==> run a <==
==> flow/design.v <==
`timescale 1ns / 1ps
module sorting_system(
    input wire clk,              
    input wire rst_n,            
    input wire btn_manual_1,     
    input wire btn_manual_2,     
    input wire sensor_out,
    output wire s0, s1,
    output wire s2, s3,
    output wire led_r, led_g, led_b,
    input wire ir_sensor,        
    output wire servo_pwm_1,     
    output wire servo_pwm_2,     
    output wire led_ir_status    
);
    wire [1:0] detected_color;  
    tcs3200_core_v3 #(
        .SAMPLE_TIME(2500)
    ) color_sensor_inst (
        .clk(clk), .rst_n(rst_n),
        .sensor_out(sensor_out),
        .s0(s0), .s1(s1), .s2(s2), .s3(s3),
        .color_id(detected_color),
        .led_r(led_r), .led_g(led_g), .led_b(led_b)
    );
    reg ir_s1, ir_s2;
    wire ir_edge;
    always @(posedge clk) begin
        if (rst_n) begin
            ir_s1 <= 1'b1;
            ir_s2 <= 1'b1;
        end else begin
            ir_s1 <= ir_sensor;
            ir_s2 <= ir_s1;
        end
    end
    assign ir_edge = (ir_s2 == 1'b1 && ir_s1 == 1'b0);
    assign led_ir_status = ~ir_s2;  
    reg trig_1, trig_2;
    always @(posedge clk) begin
        if (rst_n) begin
            trig_1 <= 0;
            trig_2 <= 0;
        end else begin
            trig_1 <= 0;
            trig_2 <= 0;
            if (ir_edge) begin
                if (detected_color == 2'd1) trig_1 <= 1;
                else if (detected_color == 2'd2) trig_2 <= 1;
            end
        end
    end
    servo_core #(
        .START_DELAY(26250),
        .HOLD_TIME(30000)
    ) servo_1_inst (
        .clk(clk), .rst_n(rst_n),
        .activate(trig_1 | btn_manual_1),
        .pwm_out(servo_pwm_1)
    );
    servo_core #(
        .START_DELAY(50000),
        .HOLD_TIME(30000)
    ) servo_2_inst (
        .clk(clk), .rst_n(rst_n),
        .activate(trig_2 | btn_manual_2),
        .pwm_out(servo_pwm_2)
    );
endmodule
module tcs3200_core_v3(
    input clk, rst_n, sensor_out,
    output wire s0, s1,
    output reg s2, s3,
    output reg [1:0] color_id,
    output reg led_r, led_g, led_b
);
    assign s0 = 1; assign s1 = 1;  
    parameter SAMPLE_TIME = 12500000;  
    localparam RED=0, BLUE=1, GREEN=2;
    reg [1:0] state;
    reg [31:0] timer, counter;
    reg [31:0] r_val, g_val, b_val;
    reg s_in_d, s_in_d2;
    wire s_edge = s_in_d & ~s_in_d2;
    always @(posedge clk) begin
        if (rst_n) begin s_in_d <= 1'b0; s_in_d2 <= 1'b0; end
        else begin s_in_d <= sensor_out; s_in_d2 <= s_in_d; end
    end
    always @(posedge clk) begin
        if (rst_n) begin
            state <= RED; timer <= 0; counter <= 0; s2 <= 0; s3 <= 0;
            r_val <= 0; g_val <= 0; b_val <= 0;
            color_id <= 0; led_r<=0; led_g<=0; led_b<=0;
        end else begin
            if (timer < SAMPLE_TIME) begin
                timer <= timer + 1;
                if (s_edge) counter <= counter + 1;
            end else begin
                timer <= 0; counter <= 0;
                case(state)
                    RED: begin r_val <= counter; state <= BLUE; s2<=0; s3<=1; end
                    BLUE: begin b_val <= counter; state <= GREEN; s2<=1; s3<=1; end
                    GREEN: begin
                        g_val <= counter; state <= RED; s2<=0; s3<=0;
                        if ((r_val + g_val + b_val) > 1000) begin
                            if(r_val > g_val && r_val > b_val) begin
                                color_id <= 1; led_r<=1; led_g<=0; led_b<=0;
                            end else if(g_val > r_val && g_val > b_val) begin
                                color_id <= 2; led_r<=0; led_g<=1; led_b<=0;
                            end else if(b_val > r_val && b_val > g_val) begin
                                color_id <= 3; led_r<=0; led_g<=0; led_b<=1;
                            end
                        end else begin
                             led_r<=0; led_g<=0; led_b<=0;
                        end
                    end
                    default: begin state <= RED; s2<=0; s3<=0; end
                endcase
            end
        end
    end
endmodule
module servo_core #(
    parameter START_DELAY = 0,       
    parameter HOLD_TIME = 125000000  
)(
    input clk, rst_n, activate,
    output reg pwm_out
);
    parameter PWM_TOP = 2500;        
    parameter MIN_PULSE = 62;        
    parameter TARGET_PULSE = 146;    
    parameter STEP = 1;              
    reg [31:0] cnt;
    reg [31:0] duty;
    localparam IDLE=0, WAIT_DELAY=1, MOVE=2, HOLD=3, RETURN=4;
    reg [2:0] state;
    reg [31:0] general_timer;  
    always @(posedge clk) begin
        if (rst_n) begin
            state <= IDLE; duty <= MIN_PULSE; general_timer <= 0;
            cnt <= 0; pwm_out <= 0;
        end else begin
            if (cnt < PWM_TOP) cnt <= cnt + 1; else cnt <= 0;
            pwm_out <= (cnt < duty) ? 1 : 0;
            case(state)
                IDLE: begin
                    duty <= MIN_PULSE;
                    general_timer <= 0;
                    if (activate) begin
                        if (START_DELAY > 0) state <= WAIT_DELAY;
                        else state <= MOVE;
                    end
                end
                WAIT_DELAY: begin
                    if (general_timer < START_DELAY) begin
                        general_timer <= general_timer + 1;
                    end else begin
                        general_timer <= 0;
                        state <= MOVE;
                    end
                end
                MOVE: begin
                    if (duty < TARGET_PULSE) duty <= duty + STEP;
                    else begin
                        duty <= TARGET_PULSE;
                        general_timer <= 0;
                        state <= HOLD;
                    end
                end
                HOLD: begin
                    if (general_timer < HOLD_TIME) general_timer <= general_timer + 1;
                    else state <= RETURN;
                end
                RETURN: begin
                    if (duty > MIN_PULSE) duty <= duty - STEP;
                    else state <= IDLE;
                end
                default: state <= IDLE;
            endcase
        end
    end
endmodule
==> flow/run.sh <==
#!/bin/bash
# the make line also repeats each setting of config.mk as NAME=value (left out here)
make -C /OpenROAD-flow-scripts/flow DESIGN_CONFIG=/design/flow/config.mk WORK_HOME=/design/flow/orfs CLKGATE_MAP_FILE= finish
==> flow/config.mk <==
export PLATFORM = sky130hd
export DESIGN_NAME = sorting_system
export DESIGN_NICKNAME = sorting_system
export VERILOG_FILES = /design/flow/design.v
export SDC_FILE = /design/flow/constraint.sdc
export NUM_CORES = 4
export LEC_CHECK = 0
export ABC_AREA = 1
export CAP_MARGIN = 20
export CORE_MARGIN = 2
export CORE_UTILIZATION = 72
export CTS_CLUSTER_DIAMETER = 249
export CTS_CLUSTER_SIZE = 15
export PLACE_DENSITY_LB_ADDON = 0.01
export SLEW_MARGIN = 20
==> flow/constraint.sdc <==
create_clock -name core_clock -period 5.26 [get_ports {clk}]
set_input_delay 1.0520 -clock core_clock [delete_from_list [all_inputs] [get_ports {clk}]]
set_output_delay 1.0520 -clock core_clock [all_outputs]
set_load 0.01 [all_outputs]
==> inputs of run b, as changes to run a <==
--- a/flow/config.mk
+++ b/flow/config.mk
@@ -9,7 +9,8 @@
 export CAP_MARGIN = 20
+export CORE_ASPECT_RATIO = 0.92
 export CORE_MARGIN = 2
 export CORE_UTILIZATION = 72
-export CTS_CLUSTER_DIAMETER = 249
-export CTS_CLUSTER_SIZE = 15
-export PLACE_DENSITY_LB_ADDON = 0.01
+export GPL_ROUTABILITY_DRIVEN = 0
+export HOLD_SLACK_MARGIN = 0.3
+export SETUP_SLACK_MARGIN = 0.21
 export SLEW_MARGIN = 20
==> flow/constraint.sdc (replaced) <==
create_clock -name core_clock -period 2.46 [get_ports {clk}]
set_input_delay 0.4920 -clock core_clock [delete_from_list [all_inputs] [get_ports {clk}]]
set_output_delay 0.4920 -clock core_clock [all_outputs]
set_load 0.01 [all_outputs]
==> inputs of run c, as changes to run a <==
--- a/flow/config.mk
+++ b/flow/config.mk
@@ -9,7 +9,10 @@
 export CAP_MARGIN = 20
+export CELL_PAD_IN_SITES_GLOBAL_PLACEMENT = 0
+export CORE_ASPECT_RATIO = 0.97
 export CORE_MARGIN = 2
 export CORE_UTILIZATION = 72
-export CTS_CLUSTER_DIAMETER = 249
-export CTS_CLUSTER_SIZE = 15
-export PLACE_DENSITY_LB_ADDON = 0.01
+export CTS_CLUSTER_SIZE = 90
+export HOLD_SLACK_MARGIN = 0.28
+export MAX_ROUTING_LAYER = met5
 export SLEW_MARGIN = 20
+export TNS_END_PERCENT = 75
==> flow/constraint.sdc (replaced) <==
create_clock -name core_clock -period 2.59 [get_ports {clk}]
set_input_delay 0.5180 -clock core_clock [delete_from_list [all_inputs] [get_ports {clk}]]
set_output_delay 0.5180 -clock core_clock [all_outputs]
set_load 0.01 [all_outputs]
==> inputs of run d, as changes to run a <==
--- a/flow/config.mk
+++ b/flow/config.mk
@@ -11,5 +11,6 @@
 export CORE_UTILIZATION = 72
-export CTS_CLUSTER_DIAMETER = 249
-export CTS_CLUSTER_SIZE = 15
-export PLACE_DENSITY_LB_ADDON = 0.01
+export CTS_CLUSTER_DIAMETER = 43
+export HOLD_SLACK_MARGIN = 0.29
+export PLACE_DENSITY = 0.37
+export SETUP_SLACK_MARGIN = 0.64
 export SLEW_MARGIN = 20
==> flow/constraint.sdc (replaced) <==
create_clock -name core_clock -period 2.79 [get_ports {clk}]
set_input_delay 0.5580 -clock core_clock [delete_from_list [all_inputs] [get_ports {clk}]]
set_output_delay 0.5580 -clock core_clock [all_outputs]
set_load 0.01 [all_outputs]
==> results <==
                                                                      run c                      run d                     run b                           run a
Status                                             finished with violations  aborted with a tool error  finished with violations                  finished clean
Last stage reached                                                        -                    5_1_grt                         -                               -
Layout check failures                                  negative setup slack                          -      negative setup slack                               -
Startpoint types                                                  flip-flop                          -                 flip-flop                       flip-flop
Critical path data required time                                    3.00 ns                          -                   2.87 ns                         5.69 ns
Slowest library cell on the worst path                                 fa_1                          -                      fa_1                            fa_1
Inverters excl. clock                                                   443                          -                       443                             443
Post-CTS resize count                                                    27                        202                        65                               0
Worst slew margin relative to its limit                               51.7%                          -                     51.9%                           29.7%
Arrival time at the worst endpoint                                  3.50 ns                          -                   3.54 ns                         3.88 ns
Met3 wirelength from detailed routing                               4940 um                          -                   6150 um                         3370 um
Power consumed by the clock network                                 6.03 mW                          -                   6.36 mW                         1.97 mW
Number of max-slew violations in the final report                         0                          -                         0                               0
End of the worst hold path                                            ir_s2                          -  color_sensor_inst.s_in_d  servo_2_inst.general_timer[17]
Highest Clock Rate                                                  323 MHz                          -                   319 MHz                         290 MHz
Cell repeated most along the worst path                              nor2_1                          -                   nand2_2                         nand2_1
Worst-skew pair later-pin latency                                   0.55 ns                          -                   0.56 ns                         0.58 ns
Total internal power                                                10.3 mW                          -                   10.9 mW                         4.15 mW
Combinational power share                                             12.6%                          -                     13.1%                           11.7%
Std cell rows                                                            62                         63                        61                              63
Final clock skew                                                  0.0155 ns                          -                 0.0211 ns                       0.0149 ns
Floorplan die area                                              0.0318 mm^2                0.0318 mm^2               0.0318 mm^2                     0.0318 mm^2
Power and IR drop assume default switching activity.
